== v48 ==
// LSTM
module LSTM(clk, Of, En, Ci, Cip, In, Ui, Uf, Uk, Uo, Wi, Wk, Wf, Wo, Vo, Bi, Bo, Bf, Bk, PrevH, Cout, Hout);
For scale: ~32 flip-flops, about 150 I/O pins, about 17,000 sq um of cells after synthesis.
Settings: LEC_CHECK=0, ABC_AREA=1, CAP_MARGIN=40, CELL_PAD_IN_SITES_DETAIL_PLACEMENT=1, CELL_PAD_IN_SITES_GLOBAL_PLACEMENT=2, CORE_ASPECT_RATIO=1.57, CORE_MARGIN=8, CORE_UTILIZATION=25, CTS_CLUSTER_DIAMETER=368, CTS_CLUSTER_SIZE=70, GPL_ROUTABILITY_DRIVEN=0, MAX_ROUTING_LAYER=met4, MIN_ROUTING_LAYER=met2, SETUP_SLACK_MARGIN=5.0, SLEW_MARGIN=20, TNS_END_PERCENT=90; clock period 65.7 ns.
run.sh (not shown) runs the stock make flow with config.mk's settings and CLKGATE_MAP_FILE=.
v48 completed; timing, DRC and antenna clean
Modified inputs, v15 compared to v48
- CORE_MARGIN changed from 8 to 2
- ABC_AREA changed from 1 to 0
- MAX_ROUTING_LAYER changed from met4 to met5
- TNS_END_PERCENT removed (was 90)
- CAP_MARGIN changed from 40 to 20
- CELL_PAD_IN_SITES_GLOBAL_PLACEMENT changed from 2 to 1
- CORE_UTILIZATION changed from 25 to 17
### Flow results
v15 ran to completion and came out clean on the timing, design-rule and antenna checks.
A slowest cell on the critical path of sky130_fd_sc_hd__fa_1 is what v48 shows, while sky130_fd_sc_hd__clkdlybuf4s50_1 belongs to v15.
Comparing v48 with v15, the maximum clock rate came out essentially unchanged.
What v48 reported for fill cell instance count of the final layout has to be multiplied by 1.3 to get the figure for v15.
The multi-input combinational cell area in v15 sits 180 sq um above the value recorded for v48.
The inputs of v53 differ from those of v15 as listed below.
- MIN_ROUTING_LAYER removed (was met2)
- CTS_CLUSTER_SIZE removed (was 70)
- ABC_AREA removed (was 0)
- CORE_UTILIZATION changed from 17 to 68
- CELL_PAD_IN_SITES_DETAIL_PLACEMENT removed (was 1)
- SETUP_SLACK_MARGIN removed (was 5.0)
- MAX_ROUTING_LAYER removed (was met5)
- CORE_ASPECT_RATIO removed (was 1.57)
- CTS_CLUSTER_DIAMETER removed (was 368)
- TNS_END_PERCENT newly set to 80
- CELL_PAD_IN_SITES_GLOBAL_PLACEMENT removed (was 1)
- the clock period (ns, I/O delays scaled along) changed from 65.7 to 45.0
- For v15, the critical path startpoint was In[5], unlike v53, where it was In[1].
- On peak fanout along the critical path: between v53 and v15, it ends up lower for v53.
- Summary of v53 over v15: global-route wire length before repair lost 18%; buffer share of cell area increased 1.7 points; routed wire length per instance rose by 5.8%; wire length has decreased.
Inputs modified between v53 and v2:
- GPL_ROUTABILITY_DRIVEN removed (was 0)
- CTS_CLUSTER_SIZE newly set to 97
- PLACE_DENSITY newly set to 0.37
- TNS_END_PERCENT removed (was 80)
- the clock period (ns, I/O delays scaled along) changed from 45.0 to 41.1
Notes after the runs:
- Post-DP HPWL (higher): v2
- Summary: finished layout cell area, v2 worse than v53
- v53 was carried through to the last stage, and its layout satisfied the timing, design-rule and antenna checks.
- Ran to the end and failed final checks on negative setup slack: v2.
- Summary — met1 usage in global routing, v2 relative to v53: lower, by 0.82 points.
- From v53 to v2 the numbers moved as follows: fill cell total of the finished layout flat; sequential share of layout area flat; minimum setup slack in the final design down 1.81 ns; post-detailed-route wirelength per cell flat; worst hold margin up 0.064 ns.
- Number of cells in the finished layout apart from fillers essentially unchanged between v53 and v2.
- v2: final count of negative-setup-slack endpoints 1 above v53
- Cmp v2 and v53 / combined area of the multi-input logic cells / lower: v53
[inputs] v9 vs v2
- removing PLACE_DENSITY (formerly 0.37)
- setting CTS_CLUSTER_DIAMETER to 166 for the first time
- setting ABC_AREA to 1 for the first time
- changing CTS_CLUSTER_SIZE from 97 to 100
- changing the clock period (ns, I/O delays scaled along) from 41.1 to 47.0
The flow did not stop early for v9: all stages ran, and the layout cleared the timing, design-rule and antenna checks. v2 → v9: detailed route wirelength on metal2 moved up; overall track demand over capacity in global routing moved up; area growth from synthesis to layout moved down; global-route wire length before repair moved up. Looking at final instance count without filler cells across v9 and v2, the one that comes out higher is v9. Via count, v9 and v2: smaller value in v2.
The following lists how v30 was set up differently from v9:
- putting TNS_END_PERCENT at 15 where nothing was set
- swapping 100 for 97 in CTS_CLUSTER_SIZE
- putting PLACE_DENSITY at 0.37 where nothing was set
- clearing CTS_CLUSTER_DIAMETER, which used to be 166
- swapping 47.0 for 30.2 in the clock period (ns, I/O delays scaled along)
--- outcome ---
Completing all stages was not enough for v30: its layout failed the final checks because of negative setup slack. Of v9 and v30, the run reporting the lower area growth from synthesis to final layout was v9. Relative to v9, post-placement setup slack decreased by 7.30 ns in v30. Taking v9 as the reference point, the length of routed wiring on met1 of v30 rises by 250 microns. Looking at routed wire length across v9 and v30, the one that comes out lower is v9. Logic area ends up higher on v30.


run A:
Starting RTL as in the previous note.
Design LSTM, start of the top module:
module LSTM(clk, Of, En, Ci, Cip, In, Ui, Uf, Uk, Uo, Wi, Wk, Wf, Wo, Vo, Bi, Bo, Bf, Bk, PrevH, Cout, Hout);
 input clk, En, Cip; 
 input [7:0] In, Ci, Ui, Uf, Uk;
 input [7:0] Uo, Wi, Wk, Wf, Wo;
 input [7:0] Vo, Bi, Bo, Bf, Bk;
 input [7:0]           PrevH;
 output [7:0] Cout, Hout;
 output Of;
 wire [7:0] m1, m2, m3, m4;
 wire [7:0] m5, m7, m8;
 wire [7:0] m9, m10, m11, m12;
 wire [7:0] m13, m14, m15, m16;
 wire [7:0] i1, f1, k1, o1;
 wire [7:0] It, Ft, Kt, t1;
 wire [10:0] Cin;
 mult8 ins1(m1, In, Wi); 
 mult8 ins2(m2, PrevH, Ui);
 FA8   ins3(m1, m2, m3, Cip, Cin[0]);
 FA8   ins4(m3, Bi, i1,Cin[0], Cin[1]);
 SigmoidROM sg1(It, i1, clk, En);
 mult8 ins5(m4, In, Wf); 
 mult8 ins6(t1, In, Wf);
 FA8   ins7(t1, m4, m5, Cin[1], Cin[2]);
 FA8   ins8(t1, Bi, f1, Cin[2], Cin[3]);
 SigmoidROM sg2(Ft, f1, clk, En);
 mult8 ins9(m7, In, Wk); 
 mult8 ins10(m8, PrevH, Uk);
 FA8   ins11(m7, m8, m9, Cin[3], Cin[4]);
 FA8   ins12(m9, Bk, k1, Cin[4], Cin[5]);
 SigmoidROM sg3(Kt, k1, clk, En);
 FA8   ins13(It, Kt, m10,Cin[5], Cin[6]);
 FA8   ins14(Ft, Ci, m11, Cin[6], Cin[7]);
 FA8   ins15(m10, m11, Cout, Cin[7], Cin[8]);
 mult8 ins16(m12, In, Wo); 
 mult8 ins17(m13, PrevH, Uo);
 mult8 ins18(m14, Ci, Vo);
 FA8   ins19(m12, m13, m15, Cin[8], Cin[9]);
 FA8   ins21(m14, Bo, m16, Cin[9], Cin[10]);
 FA8   ins22(m16, m15, o1, Cin[10], Of);
 SigmoidROM sg4(Hout, o1, clk, En);
 endmodule
clock: 31.9 ns
lec_check: 0
abc_area: 1
cap_margin: 5
cell_pad_in_sites_detail_placement: 0
cell_pad_in_sites_global_placement: 0
core_margin: 2
core_utilization: 71
cts_cluster_diameter: 360
cts_cluster_size: 15
gpl_routability_driven: 1
hold_slack_margin: -0.07
max_routing_layer: met4
min_routing_layer: met1
setup_slack_margin: -1.43
slew_margin: 30
[flow] run A | stages: complete | final checks: fail | reason: setup timing
What run B does differently from run A at the input level:
==> flow/config.mk <==
export PLATFORM = sky130hd
export DESIGN_NAME = LSTM
export DESIGN_NICKNAME = LSTM
export VERILOG_FILES = /design/flow/design.v
export SDC_FILE = /design/flow/constraint.sdc
export NUM_CORES = 4
export LEC_CHECK = 0
export CAP_MARGIN = 20
export CORE_MARGIN = 2
export CORE_UTILIZATION = 60
export SLEW_MARGIN = 20
==> flow/constraint.sdc <==
create_clock -name core_clock -period 20.1 [get_ports {clk}]
set_input_delay 4.0200 -clock core_clock [delete_from_list [all_inputs] [get_ports {clk}]]
set_output_delay 4.0200 -clock core_clock [all_outputs]
set_load 0.01 [all_outputs]
==> results <==
Number of instances in the synthesized netlist: run A and run B compared, higher one is run A
| synthesized area divided by synthesized cell count | lower: run A |
The launching element of the worst setup path comes out Wf[7] in one run and Wf[4] in the other, namely in run A and run B respectively.
Status run B: flow complete, layout not clean - setup timing
Number of multi-input combinational cells: run B lower than run A
Run B vs. run A: wire length fell by 15%; setup slack fell by 6220 ps; sequential share of cell area rose by 0.19 points.
Here is what was changed in the inputs of run C compared with run B.
--- a/flow/config.mk
+++ b/flow/config.mk
@@ -8,4 +8,4 @@
 export CAP_MARGIN = 20
 export CORE_MARGIN = 2
-export CORE_UTILIZATION = 60
+export CORE_UTILIZATION = 40
 export SLEW_MARGIN = 20
==> flow/constraint.sdc <==
create_clock -name core_clock -period 44.2 [get_ports {clk}]
set_input_delay 8.8400 -clock core_clock [delete_from_list [all_inputs] [get_ports {clk}]]
set_output_delay 8.8400 -clock core_clock [all_outputs]
set_load 0.01 [all_outputs]
==> comparison <==
Run C finished all stages; the layout is clean. Of run C and run B, run C shows the lower via count of the first global-routing pass, with run B above it. Wire length reported by the detailed router (run C vs. run B) increases by a few percent. Run C against run B: cell area -about 2.7%; post-route met1 wirelength went up by about 5.3%; required time of the worst setup path saw an increase; global-route usage fell by 8.9 points; first-pass GRT wire length saw a decrease.
[inputs] run D vs run C
--- a/flow/config.mk
+++ b/flow/config.mk
@@ -7,5 +7,8 @@
 export LEC_CHECK = 0
 export CAP_MARGIN = 20
+export CELL_PAD_IN_SITES_GLOBAL_PLACEMENT = 2
 export CORE_MARGIN = 2
 export CORE_UTILIZATION = 40
+export GPL_TIMING_DRIVEN = 0
+export PLACE_DENSITY = 0.64
 export SLEW_MARGIN = 20
==> flow/constraint.sdc <==
create_clock -name core_clock -period 45.0 [get_ports {clk}]
set_input_delay 9.0000 -clock core_clock [delete_from_list [all_inputs] [get_ports {clk}]]
set_output_delay 9.0000 -clock core_clock [all_outputs]
set_load 0.01 [all_outputs]
==> comparison <==
Summary of the comparison: delay contributed by the slowest stage of the critical path is higher in run D, relative to run C.
Worst relative slew slack in run D is 6.5 points above run C.
Detail-routed via count per cell on run D is up relative to run C.
Relative to run C, total track usage has increased by 3.1 points in run D.
